==> 02-25 <==
// saw2sin
module saw2sin
( input  var        i_clk
, input  var [15:0] i_saw
, output var [15:0] o_sin
);
Settings: LEC_CHECK=0, ABC_AREA=0, CAP_MARGIN=10, CELL_PAD_IN_SITES_DETAIL_PLACEMENT=2, CORE_MARGIN=2, CORE_UTILIZATION=28, GPL_ROUTABILITY_DRIVEN=0, GPL_TIMING_DRIVEN=1, PLACE_DENSITY_LB_ADDON=0.04, SETUP_SLACK_MARGIN=2.98, SLEW_MARGIN=20; clock period 55.4 ns.
run.sh (not shown) runs the stock make flow with config.mk's settings and CLKGATE_MAP_FILE=.
==> inputs of 09-21, as changes to 02-25 <==
==> flow/config.mk (replaced) <==
export PLATFORM = sky130hd
export DESIGN_NAME = saw2sin
export DESIGN_NICKNAME = saw2sin
export VERILOG_FILES = /design/flow/design.v
export SDC_FILE = /design/flow/constraint.sdc
export NUM_CORES = 4
export LEC_CHECK = 0
export ABC_AREA = 0
export CAP_MARGIN = 10
export CELL_PAD_IN_SITES_DETAIL_PLACEMENT = 0
export CORE_MARGIN = 2
export CORE_UTILIZATION = 72
export GPL_ROUTABILITY_DRIVEN = 1
export GPL_TIMING_DRIVEN = 1
export PLACE_DENSITY_LB_ADDON = 0.13
export SETUP_SLACK_MARGIN = -1.61
export SLEW_MARGIN = 20
==> flow/constraint.sdc (replaced) <==
create_clock -name core_clock -period 28.8 [get_ports {i_clk}]
set_input_delay 5.7600 -clock core_clock [delete_from_list [all_inputs] [get_ports {i_clk}]]
set_output_delay 5.7600 -clock core_clock [all_outputs]
set_load 0.01 [all_outputs]
==> notes <==
02-25 completed, yet does not pass: capacitance limit, slew limit, setup timing. 09-21 aborted during 3_5_place_dp, error DPL-0038. Synthesized area is the same in 09-21 and 02-25. In synthesized cell count, 09-21 and 02-25 do not differ. In 09-21 the die area is smaller than in 02-25, by 61%.
==> figures <==
Standard-cell rows: 02-25 145; 09-21 90
Adder and majority gate portion of the synthesized area: 02-25 0.282; 09-21 0.282
Die X-Extent: 02-25 401 um; 09-21 252 um
Top cell type by instance count after synthesis: 02-25 sky130_fd_sc_hd__ha_1; 09-21 sky130_fd_sc_hd__ha_1
Chip footprint: 02-25 0.161 mm^2; 09-21 0.0633 mm^2
Initial standard-cell utilization of the core: 02-25 0.282; 09-21 0.730
Nets in the synthesized netlist: 02-25 7046; 09-21 7046
Post-Synth AOI/OAI Area: 02-25 0.291; 09-21 0.291
Number of warning messages in the yosys log: 02-25 6; 09-21 6
Area inside the core boundary: 02-25 0.156 mm^2; 09-21 0.0605 mm^2
Top-level I/O count: 02-25 33; 09-21 33
Outcome: 02-25 failed layout checks; 09-21 stopped before the end
Stage where the flow stopped: 02-25 -; 09-21 3_5_place_dp
Layout check failures: 02-25 capacitance limit, slew limit, setup timing; 09-21 -
Vertical die size: 02-25 401 um; 09-21 252 um
Post-Synth XOR/XNOR Area: 02-25 0.192; 09-21 0.192
Post-synthesis simple-gate area fraction: 02-25 0.158; 09-21 0.158
Mean instance size in the synthesized netlist: 02-25 7.28 um^2; 09-21 7.28 um^2
Yosys cell count: 02-25 6061; 09-21 6061

========
==> v9: inputs <==
==> flow/design.v <==
`default_nettype none
module cordic
( input  var [15:0] i_qph  
, output var [15:0] o_sin  
);
logic [15:0] i_x;
logic [15:0] i_y;
always_comb i_x = i_qph[15] ? 16'h0000 : 16'hDBD9;
always_comb i_y = i_qph[15] ? 16'hDBD9 : 16'h0000;
logic [22:0] cordic_angle [0:18];
always_comb cordic_angle[ 0] = 23'h25C80A;  
always_comb cordic_angle[ 1] = 23'h13F670;  
always_comb cordic_angle[ 2] = 23'h0A2223;  
always_comb cordic_angle[ 3] = 23'h05161A;  
always_comb cordic_angle[ 4] = 23'h028BAF;  
always_comb cordic_angle[ 5] = 23'h0145EC;  
always_comb cordic_angle[ 6] = 23'h00A2F8;  
always_comb cordic_angle[ 7] = 23'h00517C;  
always_comb cordic_angle[ 8] = 23'h0028BE;  
always_comb cordic_angle[ 9] = 23'h00145F;  
always_comb cordic_angle[10] = 23'h000A2F;  
always_comb cordic_angle[11] = 23'h000517;  
always_comb cordic_angle[12] = 23'h00028B;  
always_comb cordic_angle[13] = 23'h000145;  
always_comb cordic_angle[14] = 23'h0000A2;  
always_comb cordic_angle[15] = 23'h000051;  
always_comb cordic_angle[16] = 23'h000028;  
always_comb cordic_angle[17] = 23'h000014;  
always_comb cordic_angle[18] = 23'h00000A;  
/*verilator lint_off UNOPTFLAT*/
logic [18:0] x [0:19];
logic [18:0] y [0:19];
logic [22:0] p [0:19];
/*verilator lint_on UNOPTFLAT*/
always_comb x[0] = {1'b0, i_x, {2{1'b0}}};
always_comb y[0] = {1'b0, i_y, {2{1'b0}}};
always_comb p[0] = {i_qph, {7{1'b0}}};
/*verilator lint_off ALWCOMBORDER*/
for (genvar i = 0; i < 19; i = i + 1) begin: l_cordic_steps
  always_comb
    if (p[i][22]) begin
      x[i+1] = x[i] + (y[i] >>> (i+1));
      y[i+1] = y[i] - (x[i] >>> (i+1));
      p[i+1] = p[i] + cordic_angle[i];
    end else begin
      x[i+1] = x[i] - (y[i] >>> (i+1));
      y[i+1] = y[i] + (x[i] >>> (i+1));
      p[i+1] = p[i] - cordic_angle[i];
    end
end
/*verilator lint_on ALWCOMBORDER*/
always_comb
  if (i_qph > 16'd65508)   o_sin = 16'hFFFE;
  else if (i_qph < 16'd32) o_sin = i_qph + (i_qph >> 1);
  else                     o_sin = y[19][17:2];
endmodule
`default_nettype none
module saw2sin
( input  var        i_clk
, input  var [15:0] i_saw
, output var [15:0] o_sin
);
logic invert;
always_comb invert = i_saw[15];
logic reverse;
always_comb reverse = i_saw[14];
logic [15:0] qsaw;
always_comb qsaw = reverse
  ? {~i_saw[13:0], 2'b11}  
  : {i_saw[13:0], 2'b01};  
logic [15:0] qsin;
cordic cordic
( .i_qph (qsaw)
, .o_sin (qsin)
);
logic [16:0] sin;
always_ff @(posedge i_clk) sin <= reverse
  ? (invert ? ~{1'b1, qsin[15:0]}           
            : {1'b1, qsin[15:0]} + 17'd1)   
  : (invert ? ~{1'b1, qsin[15:0]} + 17'd2   
            : {1'b1, qsin[15:0]} + 17'd0);  
always_comb o_sin = sin[16:1];
endmodule
==> flow/run.sh <==
#!/bin/bash
# the make line also repeats each setting of config.mk as NAME=value (left out here)
make -C /OpenROAD-flow-scripts/flow DESIGN_CONFIG=/design/flow/config.mk WORK_HOME=/design/flow/orfs CLKGATE_MAP_FILE= finish
==> flow/config.mk <==
export PLATFORM = sky130hd
export DESIGN_NAME = saw2sin
export DESIGN_NICKNAME = saw2sin
export VERILOG_FILES = /design/flow/design.v
export SDC_FILE = /design/flow/constraint.sdc
export NUM_CORES = 4
export LEC_CHECK = 0
export ABC_AREA = 0
export CAP_MARGIN = 0
export CELL_PAD_IN_SITES_DETAIL_PLACEMENT = 0
export CORE_MARGIN = 7
export CORE_UTILIZATION = 68
export CTS_CLUSTER_DIAMETER = 183
export CTS_CLUSTER_SIZE = 60
export GPL_ROUTABILITY_DRIVEN = 0
export GPL_TIMING_DRIVEN = 0
export PLACE_DENSITY = 0.35
export SETUP_SLACK_MARGIN = -2.0
export SLEW_MARGIN = 20
export TNS_END_PERCENT = 5
==> flow/constraint.sdc <==
create_clock -name core_clock -period 55.4 [get_ports {i_clk}]
set_input_delay 11.0800 -clock core_clock [delete_from_list [all_inputs] [get_ports {i_clk}]]
set_output_delay 11.0800 -clock core_clock [all_outputs]
set_load 0.01 [all_outputs]
==> inputs of v20, as changes to v9 <==
- ABC_AREA: 0 -> not set
- CAP_MARGIN: 0 -> 20
- CELL_PAD_IN_SITES_DETAIL_PLACEMENT: 0 -> not set
- CORE_MARGIN: 7 -> 2
- CORE_UTILIZATION: 68 -> 65
- CTS_CLUSTER_DIAMETER: 183 -> not set
- CTS_CLUSTER_SIZE: 60 -> not set
- GPL_ROUTABILITY_DRIVEN: 0 -> not set
- GPL_TIMING_DRIVEN: 0 -> not set
- PLACE_DENSITY: 0.35 -> not set
- SETUP_SLACK_MARGIN: -2.0 -> not set
- TNS_END_PERCENT: 5 -> not set
==> flow/constraint.sdc (replaced) <==
create_clock -name core_clock -period 67.6 [get_ports {i_clk}]
set_input_delay 13.5200 -clock core_clock [delete_from_list [all_inputs] [get_ports {i_clk}]]
set_output_delay 13.5200 -clock core_clock [all_outputs]
set_load 0.01 [all_outputs]
==> comparison table <==
| quantity | v9 | v20 |
|---|---|---|
| Status | finished with violations | timing/DRC/antenna clean |
| Reasons for failing layout checks | setup timing | - |
| Worst slack on hold paths | 11.58 ns | 13.92 ns |
| DP Area | 0.0468 mm2 | 0.0465 mm2 |
| Number of cell rows | 93 | 95 |
| Cells on Worst Hold Path | 5 | 3 |
| Avg Vias per Cell | 6.31 | 6.12 |
| Routed via count | 46,482 | 43,836 |
| Placed wire-length estimate | 98.7 mm | 102 mm |
| Met1 Usage GRT | 0.375 | 0.431 |
| Final non-filler cell area | 0.0536 mm2 | 0.0501 mm2 |
| Number of failing setup endpoints in the final timing report | 16 | 0 |
| Placeable Area | 0.0643 mm2 | 0.0672 mm2 |
| Sequential fraction of total cell area | 0.00597 | 0.00639 |
| Minimum setup slack in the final design | -8.57 ns | 2.46 ns |
| Proportion of cell area occupied by multi-input gates | 0.840 | 0.870 |
| Wire length of the first global-routing pass | 195 mm | 195 mm |
| Well-tap cell count | 855 | 873 |
| Post-layout instance count excluding filler cells | 7,364 | 7,167 |
| GRT Util Overall | 0.314 | 0.327 |
| Metal2 WL | 67.9 mm | 59.8 mm |
| Maximum number of pins on one net before global-route repair | 28 | 40 |
| Capturing instance or port of the critical path | sin[16] | sin[13] |

========
==> v6 <==
// saw2sin: RTL as listed in full above, without the edits since
Settings: LEC_CHECK=0, CAP_MARGIN=20, CELL_PAD_IN_SITES_DETAIL_PLACEMENT=2, CELL_PAD_IN_SITES_GLOBAL_PLACEMENT=0, CORE_MARGIN=2, CORE_UTILIZATION=54, CTS_CLUSTER_SIZE=57, MAX_ROUTING_LAYER=met4, PLACE_DENSITY_LB_ADDON=0.17, SETUP_SLACK_MARGIN=-2.0, SLEW_MARGIN=20; clock period 95.9 ns.
==> v31: changes against v6 <==
==> flow/config.mk (replaced) <==
export PLATFORM = sky130hd
export DESIGN_NAME = saw2sin
export DESIGN_NICKNAME = saw2sin
export VERILOG_FILES = /design/flow/design.v
export SDC_FILE = /design/flow/constraint.sdc
export NUM_CORES = 4
export LEC_CHECK = 0
export CAP_MARGIN = 20
export CELL_PAD_IN_SITES_DETAIL_PLACEMENT = 1
export CELL_PAD_IN_SITES_GLOBAL_PLACEMENT = 3
export CORE_MARGIN = 2
export CORE_UTILIZATION = 54
export CTS_CLUSTER_SIZE = 57
export PLACE_DENSITY_LB_ADDON = 0.17
export SETUP_SLACK_MARGIN = -2.0
export SLEW_MARGIN = 20
==> qor summary <==
quantity                                                                            v31                        v6
Run status                                                       stopped before the end    stopped before the end
Last stage reached                                                 3_1_place_gp_skip_io              3_5_place_dp
Primary FF master, synth                                       sky130_fd_sc_hd__dfxtp_1  sky130_fd_sc_hd__dfxtp_1
Floorplan Nets                                                                     7046                      7046
Share of synthesized registers carrying an async set or reset                        0%                        0%
Ys cells                                                                           6061                      6061
Area reported by Yosys stat                                                   44100 um2                 44100 um2
Most frequently used cell type in the post-synthesis netlist      sky130_fd_sc_hd__ha_1     sky130_fd_sc_hd__ha_1
Synth area leader                                                 sky130_fd_sc_hd__ha_1     sky130_fd_sc_hd__ha_1
Warning count from the yosys run                                                      6                         6
Avg Synthesized Cell Area                                                      7.28 um2                  7.28 um2
Unique cell type count in the Yosys netlist                                         126                       126
XOR-XNOR Cells, Area Fraction                                                     19.2%                     19.2%
Synthesized instance count                                                         6061                      6061
Total die size                                                                84000 um2                 84000 um2
Netlist Area Pre-Place                                                        44100 um2                 44100 um2
Area leader share                                                                 26.4%                     26.4%
Sequential area share after synthesis                                            0.726%                    0.726%
Proportion of synthesized area in mux cells                                      0.760%                    0.760%

========
==> job 3548 <==
Starts from the design.v that is shown in full above.
==> flow/config.mk <==
export PLATFORM = sky130hd
export DESIGN_NAME = saw2sin
export DESIGN_NICKNAME = saw2sin
export VERILOG_FILES = /design/flow/design.v
export SDC_FILE = /design/flow/constraint.sdc
export NUM_CORES = 4
export LEC_CHECK = 0
export ABC_AREA = 1
export CAP_MARGIN = 10
export CELL_PAD_IN_SITES_DETAIL_PLACEMENT = 0
export CORE_MARGIN = 2
export CORE_UTILIZATION = 72
export CTS_CLUSTER_SIZE = 15
export GPL_ROUTABILITY_DRIVEN = 1
export GPL_TIMING_DRIVEN = 1
export PLACE_DENSITY_LB_ADDON = 0.13
export SETUP_SLACK_MARGIN = -1.61
export SLEW_MARGIN = 20
==> flow/constraint.sdc <==
create_clock -name core_clock -period 25.4 [get_ports {i_clk}]
set_input_delay 5.0800 -clock core_clock [delete_from_list [all_inputs] [get_ports {i_clk}]]
set_output_delay 5.0800 -clock core_clock [all_outputs]
set_load 0.01 [all_outputs]
==> inputs of job 194, as changes to job 3548 <==
- ABC_AREA: 1 -> unset
- CAP_MARGIN: 10 -> 20
- CELL_PAD_IN_SITES_DETAIL_PLACEMENT: 0 -> unset
- CTS_CLUSTER_SIZE: 15 -> 34
- GPL_ROUTABILITY_DRIVEN: 1 -> unset
- GPL_TIMING_DRIVEN: 1 -> unset
- MAX_ROUTING_LAYER: unset -> met4
- PLACE_DENSITY_LB_ADDON: 0.13 -> 0.28
- SETUP_SLACK_MARGIN: -1.61 -> unset
- TNS_END_PERCENT: unset -> 5
==> flow/constraint.sdc (replaced) <==
create_clock -name core_clock -period 62.6 [get_ports {i_clk}]
set_input_delay 12.5200 -clock core_clock [delete_from_list [all_inputs] [get_ports {i_clk}]]
set_output_delay 12.5200 -clock core_clock [all_outputs]
set_load 0.01 [all_outputs]
==> inputs of job 2880, as changes to job 3548 <==
- ABC_AREA: 1 -> unset
- CAP_MARGIN: 10 -> 20
- CELL_PAD_IN_SITES_DETAIL_PLACEMENT: 0 -> unset
- CORE_UTILIZATION: 72 -> 57
- CTS_CLUSTER_SIZE: 15 -> unset
- GPL_ROUTABILITY_DRIVEN: 1 -> unset
- GPL_TIMING_DRIVEN: 1 -> unset
- PLACE_DENSITY_LB_ADDON: 0.13 -> unset
- SETUP_SLACK_MARGIN: -1.61 -> unset
==> flow/constraint.sdc (replaced) <==
create_clock -name core_clock -period 58.1 [get_ports {i_clk}]
set_input_delay 11.6200 -clock core_clock [delete_from_list [all_inputs] [get_ports {i_clk}]]
set_output_delay 11.6200 -clock core_clock [all_outputs]
set_load 0.01 [all_outputs]
==> results <==
quantity	job 194	job 2880	job 3548
CTS Hold Buffers Added	0	0	-
Count of H-tree levels built during CTS	1	1	-
Width of the die	252 um	282 um	252 um
Instance area after placement	49,400 um^2	64,100 um^2	-
Total instance count after detailed placement	7,303	9,377	-
Net count of the mapped netlist	7,046	7,046	7,774
Worst slack, placed	-2.95 ns	-5.07 ns	-
Share of the yosys chip area belonging to registers	0.726%	0.726%	0.721%
Post-synthesis cell count from yosys	6,061	6,061	6,789
Overall die area	63,300 um^2	79,700 um^2	63,700 um^2
Root Driver	sky130_fd_sc_hd__clkbuf_16	sky130_fd_sc_hd__clkbuf_16	-
Site row count	90	102	91
Outcome	stopped before the end	stopped before the end	stopped before the end
Failing step	5_1_grt	5_1_grt	3_5_place_dp
Clock sink count	16	16	-

========
==> 08-23 <==
// saw2sin: RTL as listed in full above, without the edits since
export LEC_CHECK = 0
export CAP_MARGIN = 20
export CORE_MARGIN = 2
export CORE_UTILIZATION = 57
export SLEW_MARGIN = 20
create_clock -name core_clock -period 57.4 [get_ports {i_clk}]
==> 06-11 (differences from 08-23) <==
CORE_UTILIZATION = 9   (was 57)
==> flow/constraint.sdc (replaced) <==
create_clock -name core_clock -period 78.7 [get_ports {i_clk}]
set_input_delay 15.7400 -clock core_clock [delete_from_list [all_inputs] [get_ports {i_clk}]]
set_output_delay 15.7400 -clock core_clock [all_outputs]
set_load 0.01 [all_outputs]
==> 07-10 (differences from 08-23) <==
CORE_ASPECT_RATIO = 1.2   (was unset)
CORE_MARGIN = 7   (was 2)
CORE_UTILIZATION = 53   (was 57)
CTS_CLUSTER_DIAMETER = 330   (was unset)
CTS_CLUSTER_SIZE = 95   (was unset)
PLACE_DENSITY = 0.38   (was unset)
TNS_END_PERCENT = 5   (was unset)
==> flow/constraint.sdc (replaced) <==
create_clock -name core_clock -period 70.0 [get_ports {i_clk}]
set_input_delay 14.0000 -clock core_clock [delete_from_list [all_inputs] [get_ports {i_clk}]]
set_output_delay 14.0000 -clock core_clock [all_outputs]
set_load 0.01 [all_outputs]
==> 05-03 (differences from 08-23) <==
CORE_UTILIZATION = 72   (was 57)
CTS_CLUSTER_DIAMETER = 312   (was unset)
CTS_CLUSTER_SIZE = 92   (was unset)
==> flow/constraint.sdc (replaced) <==
create_clock -name core_clock -period 19.9 [get_ports {i_clk}]
set_input_delay 3.9800 -clock core_clock [delete_from_list [all_inputs] [get_ports {i_clk}]]
set_output_delay 3.9800 -clock core_clock [all_outputs]
set_load 0.01 [all_outputs]
==> out/results.tsv <==
stage	metric	value	unit
floorplanning	DIE WIDTH	277	um
grt	GR Layer Usage met3	0.593	%
place	dpl cells	7251	
grt	grt peak-use layer	met2	
grt	gr usage total	25.9	%
status	status	timing/DRC/antenna clean	
# the run above: 07-10

==> out/results.tsv <==
stage	metric	value	unit
synth	Adder-Cell Fraction of Synth Area	28.2	%
status	Stop Error	[ERROR DPL-0038] Utilization greater than 100%, impossible to legalize	
status	Stop stage	3_5_place_dp	
floorplanning	core area	60500	um2
synth	Post-Syn Area per Cell	7.28	um2
synth	post-synth cell types	126	
floorplanning	DIE WIDTH	252	um
synth	Yosys top cell by area	ha_1	
status	status	aborted with a tool error	
synth	Post-synth ARST share	0	%
# the run above: 05-03

==> out/results.tsv <==
stage	metric	value	unit
grt	gr usage total	92.3	%
floorplanning	DIE WIDTH	282	um
place	dpl cells	9443	
status	Stop stage	5_1_grt	
grt	GR Layer Usage met3	81.2	%
status	status	aborted with a tool error	
status	Stop Error	[ERROR GRT-0232] Routing congestion too high. Check the congestion heatmap in the GUI.	
# the run above: 08-23

==> out/results.tsv <==
stage	metric	value	unit
clock_tree	clock sinks	16	
worst_setup_path	crit path from	i_saw[13]	
grt	grt peak-use layer	met2	
grt	GR Layer Usage met3	0.0731	%
floorplanning	DIE WIDTH	704	um
status	status	timing/DRC/antenna clean	
grt	grt met2 use	8.61	%
finish	Signal buf overhead	1.41	%
place	dpl cells	12500	
grt	gr usage total	4.69	%
# the run above: 06-11

